==> flow/design.v (excerpt) <==
module ted
(
	input         clk,				 
	input         reset,
	input  [15:0] addr_in,
	output [15:0] addr_out,
	input   [7:0] data_in,
	output  [7:0] data_out,
	input         rw,
	output        cpuclk,			 
	output  [6:0] color,				 
	output        csync,
	output reg    hsync,
	output reg    vsync,
	output reg    hblank,
	output reg    vblank_out,
	input         wide,
	output        ce_pix,
	output        irq,
	output        ba,
	output reg    cs_io,
	output reg    cs_ram,
	output reg    cs0,
	output reg    cs1,
	output reg    aec,
	output  [4:0] snd,
	output        pal,
	input   [7:0] k,
	input   [1:0] tvmode,
	output        cpuenable			 
);
For scale: about 7200 cells after synthesis, roughly 90 I/O pins, about 51000 um2 of cells after synthesis.
make LEC_CHECK=0 ABC_AREA=1 CAP_MARGIN=0 CORE_ASPECT_RATIO=0.7 CORE_MARGIN=2 CORE_UTILIZATION=72 CTS_CLUSTER_DIAMETER=365 CTS_CLUSTER_SIZE=11 HOLD_SLACK_MARGIN=0.29 PLACE_DENSITY=0.39 SETUP_SLACK_MARGIN=0.99 SLEW_MARGIN=20 TNS_END_PERCENT=5 finish   # period 3.31 ns
run.sh (not shown) runs the stock make flow with config.mk's settings and CLKGATE_MAP_FILE=.
Next try:
- ABC_AREA: 1 -> unset
- CAP_MARGIN: 0 -> 20
- CORE_ASPECT_RATIO: 0.7 -> unset
- CORE_UTILIZATION: 72 -> 40
- CTS_CLUSTER_DIAMETER: 365 -> unset
- CTS_CLUSTER_SIZE: 11 -> unset
- HOLD_SLACK_MARGIN: 0.29 -> unset
- PLACE_DENSITY: 0.39 -> unset
- SETUP_SLACK_MARGIN: 0.99 -> unset
- TNS_END_PERCENT: 5 -> unset
- clock period: 3.31 -> 3.5 ns (I/O delays scaled with it)
=>
- The changed run finished clean
- setup slack is worse by 0.033 ns
- hold slack is worse by 0.077 ns
- final cell count increases slightly
Next try:
- CORE_UTILIZATION: 40 -> 72
- SETUP_SLACK_MARGIN: unset -> 0.85
- clock period: 3.5 -> 3.39 ns (I/O delays scaled with it)
Outcome:
- The new run passed the timing, DRC and antenna checks
- via count grows by 8.9%
- first-iteration DRC count rises by 51%
- sequential share of layout area increases by 0.12 points
- routed wire length came out higher by 2.3%
- utilization increases by 37 points
- clock skew is higher by 0.031 ns
- area after synthesis is unchanged
- total power stays flat
- worst setup slack improves by 0.19 ns
- cell area is about the same
- worst hold slack gets better by 0.15 ns
Next try:
- CORE_UTILIZATION: 72 -> 40
- SETUP_SLACK_MARGIN: 0.85 -> unset
- clock period: 3.39 -> 5.95 ns (I/O delays scaled with it)
The changed run ran to the end with no violations.
Core utilization came out lower by 38 points.
Power came out lower by well over a third.
Routed wire length came out lower by a few percent.
Next try:
- CTS_CLUSTER_DIAMETER: unset -> 332
- GPL_TIMING_DRIVEN: unset -> 0
- clock period: 5.95 -> 10.0 ns (I/O delays scaled with it)
Result: Setup slack improved by 2.0 ns. Global-route usage came out higher by 5.6 points. Final area climbs by about 1.5%. Die size is unchanged.
Next try:
- ABC_AREA: unset -> 1
- CAP_MARGIN: 20 -> 35
- CORE_ASPECT_RATIO: unset -> 1.5
- CORE_MARGIN: 2 -> 3
- CORE_UTILIZATION: 40 -> 65
- CTS_CLUSTER_DIAMETER: 332 -> unset
- CTS_CLUSTER_SIZE: unset -> 73
- GPL_TIMING_DRIVEN: 0 -> unset
- HOLD_SLACK_MARGIN: unset -> 0.22
- MAX_ROUTING_LAYER: unset -> met4
Effect:
- clock power drops by 16%
- critical path depth is higher by 3
- design area decreases by 4.8%
- sequential share of layout area went up by 2.0 points
- global-route usage goes up by 11 points
- power went down by 8.4%
- core utilization rose by 26 points
- die area shrinks by 37%
- hold slack hardly moves

---

## P
ted again, from the RTL that the note above started with.
## ted
module ted
(
	input         clk,				 
	input         reset,
	input  [15:0] addr_in,
	output [15:0] addr_out,
	input   [7:0] data_in,
	output  [7:0] data_out,
	input         rw,
	output        cpuclk,			 
	output  [6:0] color,				 
	output        csync,
	output reg    hsync,
	output reg    vsync,
	output reg    hblank,
	output reg    vblank_out,
	input         wide,
	output        ce_pix,
	output        irq,
	output        ba,
	output reg    cs_io,
	output reg    cs_ram,
	output reg    cs0,
	output reg    cs1,
	output reg    aec,
	output  [4:0] snd,
	output        pal,
	input   [7:0] k,
	input   [1:0] tvmode,
	output        cpuenable			 
);
clock: 6.0 ns
lec_check: 0
cap_margin: 40
cell_pad_in_sites_global_placement: 3
core_margin: 2
core_utilization: 70
cts_cluster_diameter: 400
gpl_routability_driven: 1
gpl_timing_driven: 0
max_routing_layer: met5
place_density_lb_addon: 0.29
setup_slack_margin: -0.05
slew_margin: 40
Seen in the log of P: FLW-0024 during global placement without I/O (3_1_place_gp_skip_io), after which the run never completed.
For Q, these inputs were changed with respect to P:
Settings: clearing GPL_TIMING_DRIVEN, which used to be 0; swapping 40 for 20 in CAP_MARGIN; swapping -0.05 for 0.5 in SETUP_SLACK_MARGIN; clearing CTS_CLUSTER_DIAMETER, which used to be 400; clearing GPL_ROUTABILITY_DRIVEN, which used to be 1; clearing MAX_ROUTING_LAYER, which used to be met5; clearing PLACE_DENSITY_LB_ADDON, which used to be 0.29; clearing CELL_PAD_IN_SITES_GLOBAL_PLACEMENT, which used to be 3; swapping 40 for 20 in SLEW_MARGIN; swapping 6.0 for 3.73 in the clock period (ns, I/O delays scaled along).
Findings:
From P to Q, total cell area reported by yosys after synthesis did not move at all. As far as count of library flops with an enable pin goes, Q and P are indistinguishable; the numbers are identical. ~same share of synthesized cell area in and-or and or-and compound cells in P and Q. Q went all the way through the flow, and no timing, DRC or antenna check failed. Diff Q..P | synthesized net count | unchanged. Per the comparison of Q with P, synthesized area per cell about even; overall chip area essentially unchanged.
The following lists how R was set up differently from Q:
Settings: SETUP_SLACK_MARGIN: 0.5 -> 0.52; the clock period (ns, I/O delays scaled along): 3.73 -> 3.68.
R | status: complete | timing, DRC, antenna: pass. Lower net load switching power goes to Q over R. Row global-route track usage on met3: R lower / Q higher. [compare] base=Q new=R: number of filler instances in the final layout +103; depth of the most critical reg-to-reg path ~0 delta. Comparing Q against R, there is no change at all in synthesized-area fraction occupied by adder cells. [compare] base=Q new=R: number of standard cells in the final layout excluding fillers held steady; total area of multi-input combinational cells now sits at about the same level; post-route fraction of the period consumed by the critical path increased by 1.2 points relative to the old numbers; core utilization went up.
Modified inputs, S compared to R
Settings: SETUP_SLACK_MARGIN no longer set, was 0.52; CORE_UTILIZATION now 59, was 70; the clock period (ns, I/O delays scaled along) now 4.54, was 3.68.
Findings:
A path class of the lowest-slack min-delay path of reg2reg is what S shows, while in2reg belongs to R. | post-placement worst setup slack | S vs R | better |. As far as number of hold-slack violations in the final timing report goes, R and S are indistinguishable; the numbers are identical. Relative to R, power consumption has decreased by 20% in S. The via count of S was superior to that of R. Comparing S and R, the lower measured slew at the worst slew-check pin was measured on S. Proportion of power drawn by combinational gates essentially unchanged between S and R. S ended with more part of the total power dissipated in sequential elements than R.
[inputs] T vs S
Settings: changing CORE_UTILIZATION from 59 to 72; setting PLACE_DENSITY_LB_ADDON to 0.0 for the first time; changing the clock period (ns, I/O delays scaled along) from 4.54 to 6.13.
==> comparison <==
In the metrics for S and T, the one carrying the higher number of cell rows is S.
Compared with S, in T final area decreased 1.7%; y dimension of the die decreased 28 um; wire length of the first global-routing pass increased 8800 um; worst setup slack increased 1.27 ns.
Summary of T over S: part of the cycle the worst path needs down 18 points; worst hold slack up 0.017 ns; count of library flops with an enable pin flat; wire length up about 5%; share of the core filled with cells in the final layout up 13 points.

---

== job 2257 ==
ted again, from the RTL that the note above started with.
## ted
module ted
(
	input         clk,				 
	input         reset,
	input  [15:0] addr_in,
	output [15:0] addr_out,
	input   [7:0] data_in,
	output  [7:0] data_out,
	input         rw,
	output        cpuclk,			 
	output  [6:0] color,				 
	output        csync,
	output reg    hsync,
	output reg    vsync,
	output reg    hblank,
	output reg    vblank_out,
	input         wide,
	output        ce_pix,
	output        irq,
	output        ba,
	output reg    cs_io,
	output reg    cs_ram,
	output reg    cs0,
	output reg    cs1,
	output reg    aec,
	output  [4:0] snd,
	output        pal,
	input   [7:0] k,
	input   [1:0] tvmode,
	output        cpuenable			 
);
==> flow/config.mk <==
export PLATFORM = sky130hd
export DESIGN_NAME = ted
export DESIGN_NICKNAME = ted
export VERILOG_FILES = /design/flow/design.v
export SDC_FILE = /design/flow/constraint.sdc
export NUM_CORES = 4
export LEC_CHECK = 0
export CAP_MARGIN = 25
export CORE_ASPECT_RATIO = 0.67
export CORE_MARGIN = 2
export CORE_UTILIZATION = 57
export CTS_CLUSTER_DIAMETER = 174
export GPL_TIMING_DRIVEN = 1
export MAX_ROUTING_LAYER = met5
export PLACE_DENSITY = 0.37
export SETUP_SLACK_MARGIN = 0.41
export SLEW_MARGIN = 20
export TNS_END_PERCENT = 25
==> flow/constraint.sdc <==
create_clock -name core_clock -period 3.69 [get_ports {clk}]
set_input_delay 0.7380 -clock core_clock [delete_from_list [all_inputs] [get_ports {clk}]]
set_output_delay 0.7380 -clock core_clock [all_outputs]
set_load 0.01 [all_outputs]
Looking at the reports, job 2257 completed the entire flow and the layout it produced met the timing, DRC and antenna checks.
diff inputs: job 2257 => job 2086
Settings: a change of CAP_MARGIN from 25 to 15; a change of CORE_ASPECT_RATIO from 0.67 to 1.16; a change of PLACE_DENSITY from 0.37 to 0.66; a change of CTS_CLUSTER_DIAMETER from 174 to 395; a change of CORE_UTILIZATION from 57 to 72; a change of the clock period (ns, I/O delays scaled along) from 3.69 to 3.34.
==> comparison <==
- STATUS internal cell power: job 2086 loses against job 2257
- Job 2086 ends up with a share of the cycle needed by the critical path after routing that is 6.7 points higher than in job 2257.
- In job 2086, the overall chip area came out 19000 µm² below the value in job 2257.
- Of job 2086 and job 2257, the run reporting the higher number of vias after detailed routing was job 2086.
- Cell total after placement in job 2086 vs job 2257: down 2.9%
- Job 2086 vs. job 2257: final cell utilization of the core now larger, detail-routed net length per standard cell now larger, global-route usage now larger.
- Diff job 2257 -> job 2086 | wire length reported by the detailed router | up by a few percent
Input-level comparison between job 9219 and job 2086:
Settings: a change of CTS_CLUSTER_DIAMETER from 395 to 174; a change of PLACE_DENSITY from 0.66 to 0.35; a change of CAP_MARGIN from 15 to 25; a change of SETUP_SLACK_MARGIN from 0.41 to 0.92; a change of CORE_ASPECT_RATIO from 1.16 to 0.67.
### Flow results
Job 9219 terminated abnormally: global routing reported ODB-0269.
Clock tree buffer depth came out exactly the same in job 2086 and job 9219.
Job 2086 and job 9219 ended up with roughly the same die area.
Going from job 2086 to job 9219, combined area of all synthesized cells flat, synthesized chip area reported by yosys essentially unchanged.
Diff job 2086 -> job 9219: final weighted congestion of routability-driven global placement decreased by 0.31% relative to the old numbers; cell resize tally after clock tree synthesis increased by 780% relative to the old numbers; detailed placement HPWL increased by about 5% relative to the old numbers; number of cells after detailed placement increased by 44 relative to the old numbers.
No activity file was given, so power comes from the tool's default toggle rates.
